== alpha ==
// breakout
module breakout
	(
		input         clk,
		input         resetn,        
		input  [1:0]  go,            
		input         paddle_tick,   
		input         ball_tick,     
		output [8:0]  x,
		output [7:0]  y,
		output [2:0]  colour,
		output        plot
	);
For scale: ~240 flip-flops, about 27 I/O pins, ~18000 µm² of cells after synthesis.
export LEC_CHECK = 0
export CAP_MARGIN = 20
export CORE_MARGIN = 2
export CORE_UTILIZATION = 70
export CTS_CLUSTER_DIAMETER = 392
export PLACE_DENSITY = 0.38
export SETUP_SLACK_MARGIN = 2.02
export SLEW_MARGIN = 20
export TNS_END_PERCENT = 5
create_clock -name core_clock -period 8.22 [get_ports {clk}]
run.sh (not shown) runs the stock make flow with config.mk's settings and CLKGATE_MAP_FILE=.
alpha: no failed stages, no open violations at the end
Inputs modified between alpha and beta:
- PLACE_DENSITY no longer set, was 0.38
- TNS_END_PERCENT no longer set, was 5
- CTS_CLUSTER_DIAMETER no longer set, was 392
==> comparison <==
alpha has lower shortest period the worst path allows than beta. The run with more setup slack is alpha; beta has less. Post-layout total power: alpha vs beta — no meaningful difference. For the global-route wire length before repair, beta came in 1.9 mm lower than alpha did. Per the comparison of beta with alpha, data required time at the worst endpoint was more or less identical, total net switching power went down by 0.0000066 W.
#### Input delta (gamma over beta)
- changing CORE_UTILIZATION from 70 to 66
- removing SETUP_SLACK_MARGIN (formerly 2.02)
- changing the clock period (ns, I/O delays scaled along) from 8.22 to 6.72
--- outcome ---
- Compared with beta, gamma shows cell count that has gone up by a few percent.
- Diff gamma and beta: global routing usage summed across all routing layers lower in gamma
- gamma finished all stages; layout check result: FAIL, due to negative setup slack.
- Looking at power consumed by combinational cells, gamma sits about 27% above beta.
The inputs of delta differ from those of gamma as listed below.
- a change of CORE_UTILIZATION from 66 to 40
- a change of the clock period (ns, I/O delays scaled along) from 6.72 to 20.0
Notes after the runs:
Compared to gamma, delta has final HPWL from detailed placement about 5% lower.
Delta(leakage power summed over all cells, delta - gamma) < 0
delta went all the way through the flow, and no timing, DRC or antenna check failed.
Of delta and gamma, it is delta that has the lower core utilization.
Looking at depth of the critical timing path with buffers and inverters included across gamma and delta, the one that comes out lower is delta.
Summary of the comparison: final standard cell area without fillers is lower in delta, relative to gamma.
delta: combinational power share is 6.4 points lower than what gamma reported.
The final reports for delta and gamma show critical path data required time higher in the former.

========
Starting RTL as in the previous note.
// breakout
module breakout
	(
		input         clk,
		input         resetn,        
		input  [1:0]  go,            
		input         paddle_tick,   
		input         ball_tick,     
		output [8:0]  x,
		output [7:0]  y,
		output [2:0]  colour,
		output        plot
	);
make LEC_CHECK=0 CAP_MARGIN=20 CORE_MARGIN=2 CORE_UTILIZATION=67 CTS_CLUSTER_SIZE=37 SLEW_MARGIN=40 finish   # period 10.4 ns
Then changed:
- CORE_UTILIZATION: 67 -> 40
- CTS_CLUSTER_SIZE: 37 -> unset
- HOLD_SLACK_MARGIN: unset -> -0.1
- PLACE_DENSITY_LB_ADDON: unset -> 0.08
- SLEW_MARGIN: 40 -> 20
- clock period: 10.4 -> 20.0 ns (I/O delays scaled with it)
=> Worst setup slack gains 9600 ps; combinational power falls by well over a third; sequential power falls by well over a third; register-to-register slack gains 9600 ps; power falls by well over a third; critical path depth is unchanged; routed wire length rises by a few percent; synthesized cell count stays the same; utilization falls by 29 points; cell area rises slightly; clock power falls by well over a third.

========
== run A ==
Starting RTL as in the previous note.
Design breakout, start of the top module:
module breakout
	(
		input         clk,
		input         resetn,        
		input  [1:0]  go,            
		input         paddle_tick,   
		input         ball_tick,     
		output [8:0]  x,
		output [7:0]  y,
		output [2:0]  colour,
		output        plot
	);
	 wire draw_paddle;
	 wire[8:0] paddle_pos;
	 wire[8:0] ball_x; wire [7:0] ball_y;
	 wire[2:0] BALL_HIT;
	 wire BRICK_HIT;
	 wire [8:0] brick_x;
	 wire [7:0] brick_y;
	 wire fps_clock = paddle_tick | ~resetn;
	 wire thirty_clock = ball_tick | ~resetn;
	paddle_control PC(.clk(clk), .en(fps_clock), .resetn(resetn), .go(go), .ball_x(ball_x), .ball_y(ball_y), .draw(draw_paddle), .current_state(paddle_pos), .PADDLE_HIT(BALL_HIT));
	ball_control BC(.clk(clk), .en(thirty_clock), .reset(resetn), .x(ball_x), .y(ball_y), .PADDLE_HIT(BALL_HIT), .BRICK_HIT(BRICK_HIT), .brick_x(brick_x), .brick_y(brick_y));
	new_draw ND(.clk(clk), .reset(resetn), .paddle_pos(paddle_pos), .p_draw(draw_paddle), .ball_x(ball_x), .ball_y(ball_y), .x(x), .y(y), .color(colour), .wren(plot), .fps(thirty_clock), .BRICK_HIT(BRICK_HIT), .brick_x(brick_x), .brick_y(brick_y));
endmodule
Settings: LEC_CHECK=0, ABC_AREA=0, CAP_MARGIN=20, CELL_PAD_IN_SITES_DETAIL_PLACEMENT=2, CORE_MARGIN=9, CORE_UTILIZATION=37, CTS_CLUSTER_DIAMETER=235, MAX_ROUTING_LAYER=met4, PLACE_DENSITY=0.82, SLEW_MARGIN=20; clock period 6.58 ns.
Run A: it failed with a tool error in 5_1_grt, so there are no final results.
For run B, these inputs were changed with respect to run A:
# run A
export LEC_CHECK = 0
export ABC_AREA = 0
export CAP_MARGIN = 20
export CELL_PAD_IN_SITES_DETAIL_PLACEMENT = 2
export CORE_MARGIN = 9
export CORE_UTILIZATION = 37
export CTS_CLUSTER_DIAMETER = 235
export MAX_ROUTING_LAYER = met4
export PLACE_DENSITY = 0.82
export SLEW_MARGIN = 20
create_clock -name core_clock -period 6.58 [get_ports {clk}]
# run B
export LEC_CHECK = 0
export CAP_MARGIN = 20
export CORE_MARGIN = 2
export CORE_UTILIZATION = 22
export SLEW_MARGIN = 20
create_clock -name core_clock -period 9.36 [get_ports {clk}]
### Flow results
Run B was carried through to the last stage, and its layout satisfied the timing, DRC and antenna checks. Die size went up by more than a quarter going from run A to run B. Taking run A as the reference, in run B number of synthesized flops with an enable pin flat; maximum level of the CTS H-tree flat. Run B vs run A — area of the placeable core climbed by more than half.
Edits applied to the flow inputs when going from run B to run C:
# run B
export LEC_CHECK = 0
export CAP_MARGIN = 20
export CORE_MARGIN = 2
export CORE_UTILIZATION = 22
export SLEW_MARGIN = 20
create_clock -name core_clock -period 9.36 [get_ports {clk}]
# run C
export LEC_CHECK = 0
export CAP_MARGIN = 20
export CORE_MARGIN = 2
export CORE_UTILIZATION = 72
export CTS_CLUSTER_SIZE = 13
export SLEW_MARGIN = 20
create_clock -name core_clock -period 6.77 [get_ports {clk}]
Results
Of run B and run C, just one finished clean: run B.
Run C completed end to end; final checks failed (setup timing).
For run C, the highest-delay cell along the critical path was sky130_fd_sc_hd__or4b_4, unlike run B, where it was sky130_fd_sc_hd__edfxtp_1.
Looking only at delay of the slowest critical-path stage, and setting everything else aside, the lower value of run C and run B goes to run C.
Delta(logic gate share of total power, run C - run B) > 0
Of run C and run B, it is run C that has the higher largest vdd supply drop.
Per the comparison of run C with run B, worst hold margin increased by 25 ps relative to the old numbers; number of placed cells counting well taps decreased by 519 relative to the old numbers; multi-input combinational cell area increased by about 7% relative to the old numbers.
Measured against run B, the global-route wire length before repair of run C comes out at 1.3 times the reference value.
Row number of clock buffer instances in the layout: run C lower / run B higher
What run C reported for routability-driven placement congestion ratio has to be multiplied by 0.917 to get the figure for run B.
[inputs] run D vs run C
# run C
export LEC_CHECK = 0
export CAP_MARGIN = 20
export CORE_MARGIN = 2
export CORE_UTILIZATION = 72
export CTS_CLUSTER_SIZE = 13
export SLEW_MARGIN = 20
create_clock -name core_clock -period 6.77 [get_ports {clk}]
# run D
export LEC_CHECK = 0
export CAP_MARGIN = 20
export CORE_MARGIN = 2
export CORE_UTILIZATION = 72
export SLEW_MARGIN = 20
create_clock -name core_clock -period 8.68 [get_ports {clk}]
Findings:
Run D | stages: all done | timing, DRC, antenna: all pass
Cell count of the worst reg-to-reg path was lower in the run labelled run D.
Max post-cts repair resize count across run D and run C: run C
Run C and run D ended up with roughly the same fraction of registers with async set or reset after synthesis.
In the tables for run D and run C, non-clock buffer count reads higher with run C.
Fraction of area in multi-input gates in run D is 3.5 points higher than in run C
From run C to run D the numbers moved as follows: fmax shows a reduction of about 5%, total power after layout shows a reduction of about 30%, hold slack shows a reduction of 15 ps.
Looking at largest power group, the registers result is from run D; the combinational cells one comes from run C.
Compared to run C, the routing of run D uses less wire.
Sequential share of layout area: run D higher than run C
Of the two values seen for top routing layer in use, met4 was produced by run D and met5 by run C.
Power figures rest on the tool's default switching activity, not on a simulated workload.
